try-quartz:
Design ARM, start of the top module:
module ARM(input clk,rst,
           output [31:0] imem_addr,
           input [31:0] imem_rdata,
           output [31:0] dmem_addr,dmem_wdata,
           output dmem_we,
           input [31:0] dmem_rdata);
  wire [3:0] Dest_wb,SR,new_status,src1,src2;
  wire [3:0] ID_Stage_EXE_CMD,ID_Stage_Dest;
  wire [3:0] EXE_Stage_EXE_CMD,EXE_Stage_Dest;
  wire [3:0] MEM_Stage_EXE_CMD,MEM_Stage_Dest;
  wire [11:0] Shift_operand_IN,Shift_operand;
  wire [23:0] Signed_imm_24_IN,Signed_imm_24;
  wire [31:0] ID_Stage_pc,EXE_Stage_pc;
  wire [31:0] IF_Stage_instruction,ID_Stage_instruction_In;
  wire [31:0] Val_Rn_IN,Val_Rm_IN,Val_Rn,Val_Rm,MEM_Stage_Val_Rm;
  wire [31:0] EXE_Stage_ALU_result,MEM_Stage_ALU_result,WB_Stage_ALU_result;
  wire [31:0] BranchAddr;
  wire [31:0] Result_WB;
  wire [31:0] MEM_result,WB_Stage_MEM_result;
  wire [31:0] IF_Stage_pc;
  wire [3:0] SR_cond;
  wire Hazard_Detected,Branch_taken,writeBackEn;
  wire ID_Stage_WB_EN,ID_Stage_MEM_R_EN,ID_Stage_MEM_W_EN,ID_Stage_B,ID_Stage_S;
  wire imm_IN,imm,Two_Src,Rn_is_valid;
  wire EXE_Stage_WB_EN,EXE_Stage_MEM_R_EN,EXE_Stage_MEM_W_EN,EXE_Stage_S;
  wire MEM_Stage_WB_EN,MEM_Stage_MEM_R_EN,MEM_Stage_MEM_W_EN;
  wire WB_Stage_MEM_R_EN;
  assign SR_cond=EXE_Stage_S ? new_status : SR;
  IF_Stage if_stage(.clk(clk),
        .rst(rst),
        .freeze(Hazard_Detected),
        .Branch_taken(Branch_taken),
        .BranchAddr(BranchAddr),
        .imem_rdata(imem_rdata),
        .imem_addr(imem_addr),
        .PC(IF_Stage_pc),
        .Instruction(IF_Stage_instruction));
  IF_Stage_Reg if_stage_reg(.clk(clk),
        .rst(rst),
        .freeze(Hazard_Detected),
        .flush(Branch_taken),
        .PC_in(IF_Stage_pc),
        .Instruction_in(IF_Stage_instruction),
        .PC(ID_Stage_pc),
        .Instruction(ID_Stage_instruction_In));
  ID_Stage id_stage(.clk(clk),
        .rst(rst),
        .Instruction(ID_Stage_instruction_In),
        .Result_WB(Result_WB),
        .writeBackEn(writeBackEn),
        .Dest_wb(Dest_wb),
        .hazard(Hazard_Detected),
        .SR(SR_cond),
        .WB_EN(ID_Stage_WB_EN),
        .MEM_R_EN(ID_Stage_MEM_R_EN),
        .MEM_W_EN(ID_Stage_MEM_W_EN),
  ...
clock: 7.1 ns
lec_check: 0
cap_margin: 20
core_margin: 2
core_utilization: 51
cts_cluster_size: 25
place_density: 0.6
slew_margin: 20
run.sh (not shown) runs the stock make flow with config.mk's settings and CLKGATE_MAP_FILE=.
In try-quartz the implementation completed, yet the final layout does not meet the checks, the culprit being negative setup slack.
--- input diff try-quartz..try-fjord ---
Settings: a change of CAP_MARGIN from 20 to 30; a change of CORE_UTILIZATION from 51 to 17; an added CORE_ASPECT_RATIO of 1.37; a deleted CTS_CLUSTER_SIZE that had been 25; a change of the clock period (ns, I/O delays scaled along) from 7.1 to 12.0.
[summary]
try-fjord did not stop at any stage, and its layout met the timing, design-rule and antenna checks. try-quartz finished all stages; however, its layout fails the closing checks, the failures being negative setup slack. try-quartz -> try-fjord: number of cells after detailed placement increased by more than 10%. Higher global-route usage goes to try-quartz over try-fjord. Post-CTS setup buffer count sits lower in try-fjord than in try-quartz.
Changes in try-umber relative to try-fjord:
Settings: CORE_UTILIZATION now 29, was 17; GPL_ROUTABILITY_DRIVEN now 0, previously not set; PLACE_DENSITY no longer set, was 0.6; SETUP_SLACK_MARGIN now 2.11, previously not set; CAP_MARGIN now 15, was 30; TNS_END_PERCENT now 20, previously not set; PLACE_DENSITY_LB_ADDON now 0.08, previously not set; MAX_ROUTING_LAYER now met4, previously not set; SLEW_MARGIN now 10, was 20; CORE_MARGIN now 4, was 2; CTS_CLUSTER_SIZE now 13, previously not set; CORE_ASPECT_RATIO no longer set, was 1.37; CELL_PAD_IN_SITES_DETAIL_PLACEMENT now 1, previously not set; the clock period (ns, I/O delays scaled along) now 9.68, was 12.0.
--- outcome ---
Result for try-umber and try-fjord: all clean
try-fjord -> try-umber: number of tap cells inserted decreased by more than a quarter
Summary: with try-fjord as the reference, worst IR drop on VDD in try-umber moved up by more than a quarter.
Per the comparison of try-umber with try-fjord, number of buffers added for setup after CTS +140; relative contribution of the clock network to total power now smaller; area of the die shrank by about 40%; final area saw an increase.
When try-umber is measured against try-fjord, its tightest slew margin relative to the limit turns out 4.8 points lower.
Compared to try-fjord, try-umber has area of the core 0.13 mm2 lower.
Compared with try-fjord, try-umber shows a lower number of non-filler instances in the completed layout.
As far as mean area per synthesized cell goes, try-umber and try-fjord are indistinguishable; the numbers are identical.
Input changes introduced in try-lagoon (baseline for comparison: try-umber):
Settings: an added CELL_PAD_IN_SITES_GLOBAL_PLACEMENT of 1; a change of CELL_PAD_IN_SITES_DETAIL_PLACEMENT from 1 to 2; an added MIN_ROUTING_LAYER of met2; a deleted CTS_CLUSTER_SIZE that had been 13; a deleted SETUP_SLACK_MARGIN that had been 2.11; an added CORE_ASPECT_RATIO of 0.75; a change of CORE_MARGIN from 4 to 2; a change of MAX_ROUTING_LAYER from met4 to met5; a change of CAP_MARGIN from 15 to 20; a change of CORE_UTILIZATION from 29 to 39; a change of SLEW_MARGIN from 10 to 20; a change of TNS_END_PERCENT from 20 to 10; an added ABC_AREA of 0; a deleted PLACE_DENSITY_LB_ADDON that had been 0.08; an added GPL_TIMING_DRIVEN of 0; a change of the clock period (ns, I/O delays scaled along) from 9.68 to 7.37.
Results
global routing (5_1_grt): try-lagoon exited with error. Diff try-umber..try-lagoon | clock sink count | unchanged. Changes observed in try-lagoon relative to try-umber: number of placement rows fell 39; chip area fell about 27%. In the metrics for try-umber and try-lagoon, the one carrying the lower total half-perimeter wirelength after legalization and detailed placement is try-umber. Of try-umber and try-lagoon, the higher total placed cells including tap cells belongs to try-umber. As far as area of the synthesized netlist per yosys stat goes, try-lagoon and try-umber are indistinguishable; the numbers are identical. In try-lagoon, the placed standard-cell area came out 0.94% below the value in try-umber. Compared with try-umber, try-lagoon shows height of the die that has gone down by more than a quarter.
For try-delta, these inputs were changed with respect to try-lagoon:
Settings: clearing ABC_AREA, which used to be 0; swapping 20 for 15 in CAP_MARGIN; swapping 20 for 10 in SLEW_MARGIN; putting CTS_CLUSTER_DIAMETER at 141 where nothing was set; clearing CORE_ASPECT_RATIO, which used to be 0.75; clearing MIN_ROUTING_LAYER, which used to be met2; clearing CELL_PAD_IN_SITES_GLOBAL_PLACEMENT, which used to be 1; swapping met5 for met4 in MAX_ROUTING_LAYER; swapping 2 for 4 in CORE_MARGIN; putting HOLD_SLACK_MARGIN at 0.09 where nothing was set; swapping 39 for 23 in CORE_UTILIZATION; putting CTS_CLUSTER_SIZE at 13 where nothing was set; swapping 7.37 for 7.31 in the clock period (ns, I/O delays scaled along).
### Flow results
Looking only at core area, and setting everything else aside, the lower value of try-delta and try-lagoon goes to try-lagoon.
In try-delta, the chip width came out about 14% above the value in try-lagoon.
The log for try-delta ends in global routing (5_1_grt) with error GRT-0232, so the run never completed.
Taking try-lagoon over try-delta, the post-CTS setup buffer count ratio works out to 1.4.
Measured against try-lagoon, the die area of try-delta comes out at 1.7 times the reference value.
try-delta vs try-lagoon — starting density of the core dropped 16 points.
The inputs of try-willow differ from those of try-delta as listed below.
Settings: removing CTS_CLUSTER_SIZE (formerly 13); removing MAX_ROUTING_LAYER (formerly met4); changing CORE_MARGIN from 4 to 2; changing CAP_MARGIN from 15 to 20; removing HOLD_SLACK_MARGIN (formerly 0.09); removing GPL_ROUTABILITY_DRIVEN (formerly 0); changing SLEW_MARGIN from 10 to 20; removing CTS_CLUSTER_DIAMETER (formerly 141); removing GPL_TIMING_DRIVEN (formerly 0); removing CELL_PAD_IN_SITES_DETAIL_PLACEMENT (formerly 2); changing CORE_UTILIZATION from 23 to 51; removing TNS_END_PERCENT (formerly 10); setting PLACE_DENSITY to 0.6 for the first time; changing the clock period (ns, I/O delays scaled along) from 7.31 to 10.7.
Notes after the runs:
- try-willow: no failed stages, no open violations at the end
- From try-delta to try-willow the numbers moved as follows: die height lower, placeable core region lower, chip area in the Yosys report roughly the same, area enclosed by the die boundary lower.

* * *

== build 17 ==
ARM again, from the RTL that the note above started with.
Settings: LEC_CHECK=0, CAP_MARGIN=15, CORE_MARGIN=2, CORE_UTILIZATION=55, CTS_CLUSTER_SIZE=64, GPL_ROUTABILITY_DRIVEN=1, PLACE_DENSITY_LB_ADDON=0.08, SETUP_SLACK_MARGIN=2.11, SLEW_MARGIN=10, TNS_END_PERCENT=5; clock period 7.69 ns.
The flow completed for build 17, but it is not clean: the layout still shows negative setup slack.
Changes in build 58 relative to build 17:
==> flow/config.mk <==
export PLATFORM = sky130hd
export DESIGN_NAME = ARM
export DESIGN_NICKNAME = ARM
export VERILOG_FILES = /design/flow/design.v
export SDC_FILE = /design/flow/constraint.sdc
export NUM_CORES = 4
export LEC_CHECK = 0
export ABC_AREA = 1
export CAP_MARGIN = 5
export CORE_MARGIN = 9
export CORE_UTILIZATION = 69
export CTS_CLUSTER_SIZE = 16
export MAX_ROUTING_LAYER = met5
export MIN_ROUTING_LAYER = met2
export PLACE_DENSITY = 0.61
export SLEW_MARGIN = 20
==> flow/constraint.sdc <==
create_clock -name core_clock -period 7.71 [get_ports {clk}]
set_input_delay 1.5420 -clock core_clock [delete_from_list [all_inputs] [get_ports {clk}]]
set_output_delay 1.5420 -clock core_clock [all_outputs]
set_load 0.01 [all_outputs]
Findings:
Build 58 did not finish; a tool error ended it in 5_1_grt. Against build 17, build 58 comes in 35 lower on post-CTS setup buffer count. Placement-stage worst setup slack was lower in the run labelled build 17. Build 17 -> build 58: count of hold-fix buffers inserted at cts delta 0, exact match.
Input changes introduced in build 41 (baseline for comparison: build 58):
==> flow/config.mk <==
export PLATFORM = sky130hd
export DESIGN_NAME = ARM
export DESIGN_NICKNAME = ARM
export VERILOG_FILES = /design/flow/design.v
export SDC_FILE = /design/flow/constraint.sdc
export NUM_CORES = 4
export LEC_CHECK = 0
export CAP_MARGIN = 15
export CORE_MARGIN = 5
export CORE_UTILIZATION = 52
export CTS_CLUSTER_SIZE = 13
export GPL_ROUTABILITY_DRIVEN = 1
export PLACE_DENSITY_LB_ADDON = 0.08
export SETUP_SLACK_MARGIN = 2.11
export SLEW_MARGIN = 10
export TNS_END_PERCENT = 5
==> flow/constraint.sdc <==
create_clock -name core_clock -period 7.69 [get_ports {clk}]
set_input_delay 1.5380 -clock core_clock [delete_from_list [all_inputs] [get_ports {clk}]]
set_output_delay 1.5380 -clock core_clock [all_outputs]
set_load 0.01 [all_outputs]
### Flow results
In the tables for build 58 and build 41, site row count reads higher with build 41.
In build 41 the implementation ran to completion but is not tape-out ready, as the final checks report negative setup slack.
Build 41 against build 58: die footprint +about 22%, cell area after synthesis now smaller.
Share of synthesized cell area in and, or, nand and nor gates in build 41 is 7.3 points below build 58.
~same clock sink total in build 58 and build 41
Comparing build 58 and build 41, the lower instance count of the mapped netlist is on build 41.
[build 41] total clock buffers created by CTS fell about 2.2% relative to build 58
Post-cts gate resize count was lower in build 58 than in build 41.
[inputs] build 11 vs build 41
==> flow/config.mk <==
export PLATFORM = sky130hd
export DESIGN_NAME = ARM
export DESIGN_NICKNAME = ARM
export VERILOG_FILES = /design/flow/design.v
export SDC_FILE = /design/flow/constraint.sdc
export NUM_CORES = 4
export LEC_CHECK = 0
export CAP_MARGIN = 10
export CELL_PAD_IN_SITES_DETAIL_PLACEMENT = 0
export CELL_PAD_IN_SITES_GLOBAL_PLACEMENT = 3
export CORE_MARGIN = 2
export CORE_UTILIZATION = 51
export MAX_ROUTING_LAYER = met4
export SLEW_MARGIN = 20
export TNS_END_PERCENT = 95
==> flow/constraint.sdc <==
create_clock -name core_clock -period 7.37 [get_ports {clk}]
set_input_delay 1.4740 -clock core_clock [delete_from_list [all_inputs] [get_ports {clk}]]
set_output_delay 1.4740 -clock core_clock [all_outputs]
set_load 0.01 [all_outputs]
Results
- From build 41 to build 11, yosys-reported design area after synthesis did not move at all.
- The run showing the greater effective utilization at floorplan is build 41.
- Between build 11 and build 41, the distinct cell type count of the synthesized netlist figures differ only marginally.
- Xor and xnor area share after synthesis delta (build 41 -> build 11): insignificant
- Diff build 41 -> build 11: post-synthesis instance area was more or less identical; share of synthesized cell area in and-or and or-and compound cells barely changed.
- Build 11 terminated abnormally: 3_1_place_gp_skip_io reported GPL-0301.
- Build 41 → build 11: share of synthesized area spent on multiplexers level; post-synthesis area per instance level; die width moved down.
- Sort build 41 and build 11 by number of cell rows, ascending, and build 41 comes first.
- The chip area in build 11 sits about 1.7% below the value recorded for build 41.
#### Input delta (build 12 over build 11)
==> flow/config.mk <==
export PLATFORM = sky130hd
export DESIGN_NAME = ARM
export DESIGN_NICKNAME = ARM
export VERILOG_FILES = /design/flow/design.v
export SDC_FILE = /design/flow/constraint.sdc
export NUM_CORES = 4
export LEC_CHECK = 0
export CAP_MARGIN = 15
export CORE_MARGIN = 5
export CORE_UTILIZATION = 59
export CTS_CLUSTER_DIAMETER = 315
export CTS_CLUSTER_SIZE = 13
export GPL_ROUTABILITY_DRIVEN = 1
export SLEW_MARGIN = 10
export TNS_END_PERCENT = 20
==> flow/constraint.sdc <==
create_clock -name core_clock -period 5.95 [get_ports {clk}]
set_input_delay 1.1900 -clock core_clock [delete_from_list [all_inputs] [get_ports {clk}]]
set_output_delay 1.1900 -clock core_clock [all_outputs]
set_load 0.01 [all_outputs]
Notes after the runs:
Of build 11 and build 12, not a single run came through the flow clean. As the logs show, build 11 stopped at 3_1_place_gp_skip_io after a tool error, so it never reached the end of the flow. Taking build 11 as the reference, in build 12 area after synthesis closely matched the old numbers, die boundary width decreased by about 5% relative to the old numbers, summed standard-cell area reported by yosys closely matched the old numbers, overall die height decreased by about 5% relative to the old numbers, die size decreased by 10% relative to the old numbers. [build 12] starting density of the core rose 8.3 points relative to build 11. Adder-cell area share of the yosys netlist: build 12 vs build 11 identical. Going from build 11 to build 12, area of the core -15000 sq um, count of standard-cell rows -9.
Power is estimated from default activity; no workload was simulated.
